Design IDP_encoder_42, start of the top module:
module IDP_encoder_42(   
    input wire[29 - 1 : 0] datain,     
    input wire clock,
    output reg[41:0] codeout     
    );
    reg [3:0] code_reg;
    wire [41 - 4 : 0] code_wire;     
    reg [27 - 1 : 0] r_msb;    
    always @(datain) begin       
        if(datain < 102334155) begin   
            code_reg[3:0] = 4'b0000;
            r_msb = datain; 
        end
        else if( (datain >= 102334155) && (datain < 165580141) ) begin
            code_reg[3:0] = 4'b0001;
            r_msb = datain - 63245986; 
        end
        else if( (datain >= 165580141) && (datain < 267914296) ) begin
            code_reg[3:0] = 4'b1000;
            r_msb = datain - 165580141; 
        end
        else if( (datain >= 267914296) && (datain < (165580141 * 2)) ) begin
            code_reg[3:0] = 4'b1001;
            r_msb = datain - 63245986 - 165580141; 
        end
        else if( (datain >= (165580141 * 2)) && (datain < 433494437) ) begin
            code_reg[3:0] = 4'b0011;
            r_msb = datain - 63245986 - 267914296; 
        end
        else if( (datain >= 433494437) && (datain < (267914296 * 2)) ) begin
            code_reg[3:0] = 4'b1100;
            r_msb = datain - 267914296 - 165580141; 
        end
        else if( (datain >= (267914296 * 2)) && (datain < (267914296 * 2 + 63245986)) ) begin
            code_reg[3:0] = 4'b0110;
            r_msb = datain - (267914296 * 2); 
        end
        else if( (datain >= (267914296 * 2 + 63245986)) && (datain < 701408733) ) begin
            code_reg[3:0] = 4'b0111;
            r_msb = datain - (267914296 * 2) - 63245986; 
        end
        else if( (datain >= 701408733) && (datain < (701408733 + 63245986)) ) begin
            code_reg[3:0] = 4'b1110;
            r_msb = datain - (267914296 * 2) - 165580141; 
        end
        else begin
            code_reg[3:0] = 4'b1111;
            r_msb = datain - (267914296 * 2) - 165580141 - 63245986; 
        end
    end
    wire [26 - 1 : 0] r37;
    wire [26 - 1 : 0] r36;
    wire [25 - 1 : 0] r35;
    wire [24 - 1 : 0] r34;
    wire [24 - 1 : 0] r33;
    wire [23 - 1 : 0] r32;
    wire [22 - 1 : 0] r31;
    wire [22 - 1 : 0] r30;
    wire [21 - 1 : 0] r29;
    wire [20 - 1 : 0] r28;
    wire [19 - 1 : 0] r27;
    wire [19 - 1 : 0] r26;
    wire [18 - 1 : 0] r25;
    wire [17 - 1 : 0] r24;
    wire [17 - 1 : 0] r23;
  ...
Size in the first run: roughly 6,100 cells after synthesis, ~42 flip-flops, roughly 72 I/O pins.
==> flow/config.mk <==
export PLATFORM = sky130hd
export DESIGN_NAME = IDP_encoder_42
export DESIGN_NICKNAME = IDP_encoder_42
export VERILOG_FILES = /design/flow/design.v
export SDC_FILE = /design/flow/constraint.sdc
export NUM_CORES = 4
export LEC_CHECK = 0
export CAP_MARGIN = 20
export CORE_MARGIN = 2
export CORE_UTILIZATION = 65
export CTS_CLUSTER_DIAMETER = 60
export CTS_CLUSTER_SIZE = 54
export HOLD_SLACK_MARGIN = 0.27
export SLEW_MARGIN = 20
==> flow/constraint.sdc <==
create_clock -name core_clock -period 56.5 [get_ports {clock}]
set_input_delay 11.3000 -clock core_clock [delete_from_list [all_inputs] [get_ports {clock}]]
set_output_delay 11.3000 -clock core_clock [all_outputs]
set_load 0.01 [all_outputs]
run.sh (not shown) runs the stock make flow with config.mk's settings and CLKGATE_MAP_FILE=.
The starting point died in detailed placement (3_5_place_dp) with DPL-0033.
Then changed:
- CORE_UTILIZATION: 65 -> 27
- CTS_CLUSTER_SIZE: 54 -> 10
- HOLD_SLACK_MARGIN: 0.27 -> not set
- clock period: 56.5 -> 82.4 ns (I/O delays scaled with it)
Now the flow completed without violations.
Die size increases by 140%.
Synthesized area stays the same.
Synthesized cell count stays the same.
Then changed:
- CORE_UTILIZATION: 27 -> 40
- CTS_CLUSTER_DIAMETER: 60 -> 54
- CTS_CLUSTER_SIZE: 10 -> not set
- GPL_TIMING_DRIVEN: not set -> 0
- MIN_ROUTING_LAYER: not set -> met1
- clock period: 82.4 -> 70.0 ns (I/O delays scaled with it)
Effect:
- final cell count fell by 1.9%
- synthesized area stays the same
- cell area rose by 18%
- non-clock buffer count rose by 604
Then changed:
- CTS_CLUSTER_DIAMETER: 54 -> 60
- CTS_CLUSTER_SIZE: not set -> 10
- GPL_TIMING_DRIVEN: 0 -> not set
- MIN_ROUTING_LAYER: met1 -> not set
After rerunning:
- final area is lower by about 7%
- area after synthesis stays the same
- sequential cell count is unchanged
- hold slack gets better by 0.037 ns
- worst setup slack gets better by 1.2 ns

---

Setup of quartz:
Starting RTL as in the previous note.
make LEC_CHECK=0 ABC_AREA=1 CAP_MARGIN=20 CORE_MARGIN=2 CORE_UTILIZATION=72 CTS_CLUSTER_DIAMETER=389 CTS_CLUSTER_SIZE=100 PLACE_DENSITY=0.87 SLEW_MARGIN=20 TNS_END_PERCENT=10 finish   # period 40.3 ns
quartz did not finish; a tool error ended it in 3_5_place_dp.
Relative to quartz, the following input files were edited for harbor:
Settings: removing ABC_AREA (formerly 1); changing CORE_UTILIZATION from 72 to 40; changing CTS_CLUSTER_DIAMETER from 389 to 60; changing CTS_CLUSTER_SIZE from 100 to 10; removing PLACE_DENSITY (formerly 0.87); removing TNS_END_PERCENT (formerly 10); changing the clock period (ns, I/O delays scaled along) from 40.3 to 68.5.
==> comparison <==
Looking at biggest combinational cell group after synthesis, the simple AND/OR/NAND/NOR gates result is from quartz; the AND-OR/OR-AND gates one comes from harbor. Summary — total nets after synthesis, harbor relative to quartz: lower, by 730. Compare harbor and quartz | synthesized area per cell higher: harbor. quartz has a lower area inside the core boundary than harbor. harbor reached the end of the flow, and the finished layout is clean on the timing, DRC and antenna checks.
Setup changes, harbor to violet
Settings: GPL_ROUTABILITY_DRIVEN: unset -> 0; CELL_PAD_IN_SITES_GLOBAL_PLACEMENT: unset -> 1; ABC_AREA: unset -> 0; GPL_TIMING_DRIVEN: unset -> 1; CAP_MARGIN: 20 -> 10; TNS_END_PERCENT: unset -> 30; CORE_UTILIZATION: 40 -> 65; MAX_ROUTING_LAYER: unset -> met5; the clock period (ns, I/O delays scaled along): 68.5 -> 18.8.
--- outcome ---
violet terminated abnormally: 3_1_place_gp_skip_io reported GPL-0301. Yosys stat cell total across harbor and violet: no real change. Relative to harbor, the vertical die dimension measured on violet has decreased by more than 10%. harbor -> violet: fraction of synthesized area in multiplexers flat. Lower cell row count was reported by violet, not harbor. Area of the die, harbor and violet: lower on violet.
The following lists how garnet was set up differently from violet:
Settings: TNS_END_PERCENT now 95, was 30; GPL_ROUTABILITY_DRIVEN no longer set, was 0; CAP_MARGIN now 20, was 10; CORE_UTILIZATION now 58, was 65; MAX_ROUTING_LAYER no longer set, was met5; CTS_CLUSTER_SIZE no longer set, was 10; GPL_TIMING_DRIVEN no longer set, was 1; ABC_AREA no longer set, was 0; CELL_PAD_IN_SITES_GLOBAL_PLACEMENT no longer set, was 1; CTS_CLUSTER_DIAMETER no longer set, was 60; the clock period (ns, I/O delays scaled along) now 60.3, was 18.8.
Findings:
- Post-synthesis net count came out exactly the same in violet and garnet.
- In garnet, standard cell core area is higher than in violet.
- Portion of the post-synthesis area used by sequential elements: garnet vs violet identical
- garnet vs. violet: die area shows an increase of 12%; synthesized cell count flat.
- Layout checks on garnet: not met. Flow itself completed; violations: setup timing.
The following lists how raven was set up differently from garnet:
Settings: CTS_CLUSTER_DIAMETER newly set to 229; ABC_AREA newly set to 1; CORE_UTILIZATION changed from 58 to 72; HOLD_SLACK_MARGIN newly set to 0.27; CTS_CLUSTER_SIZE newly set to 54; TNS_END_PERCENT removed (was 95); PLACE_DENSITY newly set to 0.35; CAP_MARGIN changed from 20 to 5; the clock period (ns, I/O delays scaled along) changed from 60.3 to 37.7.
==> comparison <==
3_5_place_dp: raven exited with error. In raven relative to garnet, total core area had gone down by more than a quarter. Taking garnet as the reference, in raven average instance area after synthesis lost 22%, number of flops mapped to enable cells by yosys has remained practically unchanged, floorplan die area decreased by 29% relative to the old numbers, post-synthesis sequential element count did not really move.

---

The RTL this note starts from:
==> flow/design.v <==
`timescale 1ns / 1ps
module IDP_encoder_42(   
    input wire[29 - 1 : 0] datain,     
    input wire clock,
    output reg[41:0] codeout     
    );
    reg [3:0] code_reg;
    wire [41 - 4 : 0] code_wire;     
    reg [27 - 1 : 0] r_msb;    
    always @(datain) begin       
        if(datain < 102334155) begin   
            code_reg[3:0] = 4'b0000;
            r_msb = datain; 
        end
        else if( (datain >= 102334155) && (datain < 165580141) ) begin
            code_reg[3:0] = 4'b0001;
            r_msb = datain - 63245986; 
        end
        else if( (datain >= 165580141) && (datain < 267914296) ) begin
            code_reg[3:0] = 4'b1000;
            r_msb = datain - 165580141; 
        end
        else if( (datain >= 267914296) && (datain < (165580141 * 2)) ) begin
            code_reg[3:0] = 4'b1001;
            r_msb = datain - 63245986 - 165580141; 
        end
        else if( (datain >= (165580141 * 2)) && (datain < 433494437) ) begin
            code_reg[3:0] = 4'b0011;
            r_msb = datain - 63245986 - 267914296; 
        end
        else if( (datain >= 433494437) && (datain < (267914296 * 2)) ) begin
            code_reg[3:0] = 4'b1100;
            r_msb = datain - 267914296 - 165580141; 
        end
        else if( (datain >= (267914296 * 2)) && (datain < (267914296 * 2 + 63245986)) ) begin
            code_reg[3:0] = 4'b0110;
            r_msb = datain - (267914296 * 2); 
        end
        else if( (datain >= (267914296 * 2 + 63245986)) && (datain < 701408733) ) begin
            code_reg[3:0] = 4'b0111;
            r_msb = datain - (267914296 * 2) - 63245986; 
        end
        else if( (datain >= 701408733) && (datain < (701408733 + 63245986)) ) begin
            code_reg[3:0] = 4'b1110;
            r_msb = datain - (267914296 * 2) - 165580141; 
        end
        else begin
            code_reg[3:0] = 4'b1111;
            r_msb = datain - (267914296 * 2) - 165580141 - 63245986; 
        end
    end
    wire [26 - 1 : 0] r37;
    wire [26 - 1 : 0] r36;
    wire [25 - 1 : 0] r35;
    wire [24 - 1 : 0] r34;
    wire [24 - 1 : 0] r33;
    wire [23 - 1 : 0] r32;
    wire [22 - 1 : 0] r31;
    wire [22 - 1 : 0] r30;
    wire [21 - 1 : 0] r29;
    wire [20 - 1 : 0] r28;
    wire [19 - 1 : 0] r27;
    wire [19 - 1 : 0] r26;
    wire [18 - 1 : 0] r25;
    wire [17 - 1 : 0] r24;
    wire [17 - 1 : 0] r23;
    wire [16 - 1 : 0] r22;
    wire [15 - 1 : 0] r21;
    wire [15 - 1 : 0] r20;
    wire [14 - 1 : 0] r19;
    wire [13 - 1 : 0] r18;
    wire [13 - 1 : 0] r17;
    wire [12 - 1 : 0] r16;
    wire [11 - 1 : 0] r15;
    wire [10 - 1 : 0] r14;
    wire [10 - 1 : 0] r13;
    wire [9 - 1 : 0] r12;
    wire [8 - 1 : 0] r11;
    wire [8 - 1 : 0] r10;
    wire [7 - 1 : 0] r09;
    wire [6 - 1 : 0] r08;
    wire [6 - 1 : 0] r07;
    wire [5 - 1 : 0] r06;
    wire [4 - 1 : 0] r05;
    wire [3 - 1 : 0] r04;
    wire [3 - 1 : 0] r03;
    wire [2 - 1 : 0] r02;
    wire [1 - 1 : 0] r01;
    assign r37 = (code_wire[37] == 0) ? (r_msb) : (r_msb - 39088169);
    assign r36 = (code_wire[36] == 0) ? (r37) : (r37 - 24157817);
    assign r35 = (code_wire[35] == 0) ? (r36) : (r36 - 14930352);
    assign r34 = (code_wire[34] == 0) ? (r35) : (r35 - 9227465);
    assign r33 = (code_wire[33] == 0) ? (r34) : (r34 - 5702887);
    assign r32 = (code_wire[32] == 0) ? (r33) : (r33 - 3524578);
    assign r31 = (code_wire[31] == 0) ? (r32) : (r32 - 2178309);
    assign r30 = (code_wire[30] == 0) ? (r31) : (r31 - 1346269);
    assign r29 = (code_wire[29] == 0) ? (r30) : (r30 - 832040);
    assign r28 = (code_wire[28] == 0) ? (r29) : (r29 - 514229);
    assign r27 = (code_wire[27] == 0) ? (r28) : (r28 - 317811);
    assign r26 = (code_wire[26] == 0) ? (r27) : (r27 - 196418);
    assign r25 = (code_wire[25] == 0) ? (r26) : (r26 - 121393);
    assign r24 = (code_wire[24] == 0) ? (r25) : (r25 - 75025);
    assign r23 = (code_wire[23] == 0) ? (r24) : (r24 - 46368);
    assign r22 = (code_wire[22] == 0) ? (r23) : (r23 - 28657);
    assign r21 = (code_wire[21] == 0) ? (r22) : (r22 - 17711);
    assign r20 = (code_wire[20] == 0) ? (r21) : (r21 - 10946);
    assign r19 = (code_wire[19] == 0) ? (r20) : (r20 - 6765);
    assign r18 = (code_wire[18] == 0) ? (r19) : (r19 - 4181);
    assign r17 = (code_wire[17] == 0) ? (r18) : (r18 - 2584);
    assign r16 = (code_wire[16] == 0) ? (r17) : (r17 - 1597);
    assign r15 = (code_wire[15] == 0) ? (r16) : (r16 - 987);
    assign r14 = (code_wire[14] == 0) ? (r15) : (r15 - 610);
    assign r13 = (code_wire[13] == 0) ? (r14) : (r14 - 377);
    assign r12 = (code_wire[12] == 0) ? (r13) : (r13 - 233);
    assign r11 = (code_wire[11] == 0) ? (r12) : (r12 - 144);
    assign r10 = (code_wire[10] == 0) ? (r11) : (r11 - 89);
    assign r09 = (code_wire[09] == 0) ? (r10) : (r10 - 55);
    assign r08 = (code_wire[08] == 0) ? (r09) : (r09 - 34);
    assign r07 = (code_wire[07] == 0) ? (r08) : (r08 - 21);
    assign r06 = (code_wire[06] == 0) ? (r07) : (r07 - 13);
    assign r05 = (code_wire[05] == 0) ? (r06) : (r06 - 8);
    assign r04 = (code_wire[04] == 0) ? (r05) : (r05 - 5);
    assign r03 = (code_wire[03] == 0) ? (r04) : (r04 - 3);
    assign r02 = (code_wire[02] == 0) ? (r03) : (r03 - 2);
    assign r01 = (code_wire[01] == 0) ? (r02) : (r02 - 1);
    assign code_wire[37] = (r_msb < 39088169) ? (0) : ( (r_msb >= 63245986) ? (1) : (code_reg[0]) );
    assign code_wire[36] = (r37 < 24157817) ? (0) : ( (r37 >= 39088169) ? (1) : (code_wire[37]) );
    assign code_wire[35] = (r36 < 14930352) ? (0) : ( (r36 >= 24157817) ? (1) : (code_wire[36]) );
    assign code_wire[34] = (r35 < 9227465) ? (0) : ( (r35 >= 14930352) ? (1) : (code_wire[35]) );
    assign code_wire[33] = (r34 < 5702887) ? (0) : ( (r34 >= 9227465) ? (1) : (code_wire[34]) );
    assign code_wire[32] = (r33 < 3524578) ? (0) : ( (r33 >= 5702887) ? (1) : (code_wire[33]) );
    assign code_wire[31] = (r32 < 2178309) ? (0) : ( (r32 >= 3524578) ? (1) : (code_wire[32]) );
    assign code_wire[30] = (r31 < 1346269) ? (0) : ( (r31 >= 2178309) ? (1) : (code_wire[31]) );
    assign code_wire[29] = (r30 < 832040) ? (0) : ( (r30 >= 1346269) ? (1) : (code_wire[30]) );
    assign code_wire[28] = (r29 < 514229) ? (0) : ( (r29 >= 832040) ? (1) : (code_wire[29]) );
    assign code_wire[27] = (r28 < 317811) ? (0) : ( (r28 >= 514229) ? (1) : (code_wire[28]) );
    assign code_wire[26] = (r27 < 196418) ? (0) : ( (r27 >= 317811) ? (1) : (code_wire[27]) );
    assign code_wire[25] = (r26 < 121393) ? (0) : ( (r26 >= 196418) ? (1) : (code_wire[26]) );
    assign code_wire[24] = (r25 < 75025) ? (0) : ( (r25 >= 121393) ? (1) : (code_wire[25]) );
    assign code_wire[23] = (r24 < 46368) ? (0) : ( (r24 >= 75025) ? (1) : (code_wire[24]) );
    assign code_wire[22] = (r23 < 28657) ? (0) : ( (r23 >= 46368) ? (1) : (code_wire[23]) );
    assign code_wire[21] = (r22 < 17711) ? (0) : ( (r22 >= 28657) ? (1) : (code_wire[22]) );
    assign code_wire[20] = (r21 < 10946) ? (0) : ( (r21 >= 17711) ? (1) : (code_wire[21]) );
    assign code_wire[19] = (r20 < 6765) ? (0) : ( (r20 >= 10946) ? (1) : (code_wire[20]) );
    assign code_wire[18] = (r19 < 4181) ? (0) : ( (r19 >= 6765) ? (1) : (code_wire[19]) );
    assign code_wire[17] = (r18 < 2584) ? (0) : ( (r18 >= 4181) ? (1) : (code_wire[18]) );
    assign code_wire[16] = (r17 < 1597) ? (0) : ( (r17 >= 2584) ? (1) : (code_wire[17]) );
    assign code_wire[15] = (r16 < 987) ? (0) : ( (r16 >= 1597) ? (1) : (code_wire[16]) );
    assign code_wire[14] = (r15 < 610) ? (0) : ( (r15 >= 987) ? (1) : (code_wire[15]) );
    assign code_wire[13] = (r14 < 377) ? (0) : ( (r14 >= 610) ? (1) : (code_wire[14]) );
    assign code_wire[12] = (r13 < 233) ? (0) : ( (r13 >= 377) ? (1) : (code_wire[13]) );
    assign code_wire[11] = (r12 < 144) ? (0) : ( (r12 >= 233) ? (1) : (code_wire[12]) );
    assign code_wire[10] = (r11 < 89) ? (0) : ( (r11 >= 144) ? (1) : (code_wire[11]) );
    assign code_wire[9] = (r10 < 55) ? (0) : ( (r10 >= 89) ? (1) : (code_wire[10]) );
    assign code_wire[8] = (r09 < 34) ? (0) : ( (r09 >= 55) ? (1) : (code_wire[9]) );
    assign code_wire[7] = (r08 < 21) ? (0) : ( (r08 >= 34) ? (1) : (code_wire[8]) );
    assign code_wire[6] = (r07 < 13) ? (0) : ( (r07 >= 21) ? (1) : (code_wire[7]) );
    assign code_wire[5] = (r06 < 8) ? (0) : ( (r06 >= 13) ? (1) : (code_wire[6]) );
    assign code_wire[4] = (r05 < 5) ? (0) : ( (r05 >= 8) ? (1) : (code_wire[5]) );
    assign code_wire[3] = (r04 < 3) ? (0) : ( (r04 >= 5) ? (1) : (code_wire[4]) );
    assign code_wire[2] = (r03 < 2) ? (0) : ( (r03 >= 3) ? (1) : (code_wire[3]) );
    assign code_wire[1] = (r02 < 1) ? (0) : ( (r02 >= 2) ? (1) : (code_wire[2]) );
    assign code_wire[0] = r01;
    always @(posedge clock) begin
        codeout[41 - 4 : 0] <= code_wire;
        codeout[41 : 41 - 3] <= code_reg;
    end
endmodule
==> flow/config.mk <==
export PLATFORM = sky130hd
export DESIGN_NAME = IDP_encoder_42
export DESIGN_NICKNAME = IDP_encoder_42
export VERILOG_FILES = /design/flow/design.v
export SDC_FILE = /design/flow/constraint.sdc
export NUM_CORES = 4
export LEC_CHECK = 0
export ABC_AREA = 1
export CAP_MARGIN = 20
export CORE_MARGIN = 2
export CORE_UTILIZATION = 72
export CTS_CLUSTER_DIAMETER = 389
export CTS_CLUSTER_SIZE = 100
export SLEW_MARGIN = 20
export TNS_END_PERCENT = 10
==> flow/constraint.sdc <==
create_clock -name core_clock -period 40.3 [get_ports {clock}]
set_input_delay 8.0600 -clock core_clock [delete_from_list [all_inputs] [get_ports {clock}]]
set_output_delay 8.0600 -clock core_clock [all_outputs]
set_load 0.01 [all_outputs]
The baseline failed in detailed placement (3_5_place_dp) with DPL-0038.
Change:
Settings changed: CTS_CLUSTER_DIAMETER 389 to 398, CTS_CLUSTER_SIZE 100 to 98, PLACE_DENSITY set to 0.37.
Clock period 40.3 ns to 53.0 ns, I/O delays scaled along.
What happened:
- This time the run completed with no timing, DRC or antenna violations
- area after synthesis is unchanged
- die size does not change
- synthesized cell count stays the same
Change:
Settings changed: ABC_AREA 1 to unset, CORE_UTILIZATION 72 to 40, CTS_CLUSTER_DIAMETER 398 to 180, CTS_CLUSTER_SIZE 98 to 35, GPL_ROUTABILITY_DRIVEN set to 0, MAX_ROUTING_LAYER set to met4, PLACE_DENSITY 0.37 to unset, TNS_END_PERCENT 10 to unset.
Clock period 53.0 ns to 70.0 ns, I/O delays scaled along.
After rerunning: The changed run finished with timing, DRC and antenna clean. Count of clock-buffer cells in the layout stays the same. Die size climbs by 100%. Worst setup slack gets better by 0.33 ns. Flip-flop count stays the same.
Change:
Settings changed: CAP_MARGIN 20 to 30, CELL_PAD_IN_SITES_GLOBAL_PLACEMENT set to 2, CTS_CLUSTER_SIZE 35 to 16, HOLD_SLACK_MARGIN set to 0.11, MAX_ROUTING_LAYER met4 to met5, TNS_END_PERCENT set to 35.
Clock period 70.0 ns to 53.9 ns, I/O delays scaled along.
The new run reached the layout checks and failed them: setup timing.
Hold slack is worse by 3.2 ns.
Clock-buffer cell count does not change.
Change:
Settings changed: CAP_MARGIN 30 to 25, CORE_ASPECT_RATIO set to 0.77, CORE_UTILIZATION 40 to 31, CTS_CLUSTER_DIAMETER 180 to 54, CTS_CLUSTER_SIZE 16 to 36, GPL_TIMING_DRIVEN set to 0, HOLD_SLACK_MARGIN 0.11 to -0.04, MAX_ROUTING_LAYER met5 to unset, MIN_ROUTING_LAYER set to met1, PLACE_DENSITY set to 0.44.
Clock period 53.9 ns to 94.5 ns, I/O delays scaled along.
Effect:
- The new run finished clean
- worst hold slack gets better by 8.1 ns
- wire length increases by 0.72%
- critical path depth increases by 47
- global-route usage decreases by 7.8 points
- cell area decreases by 34%
- final cell count decreases by 23%
- via count decreases by 18%
- area after synthesis is unchanged
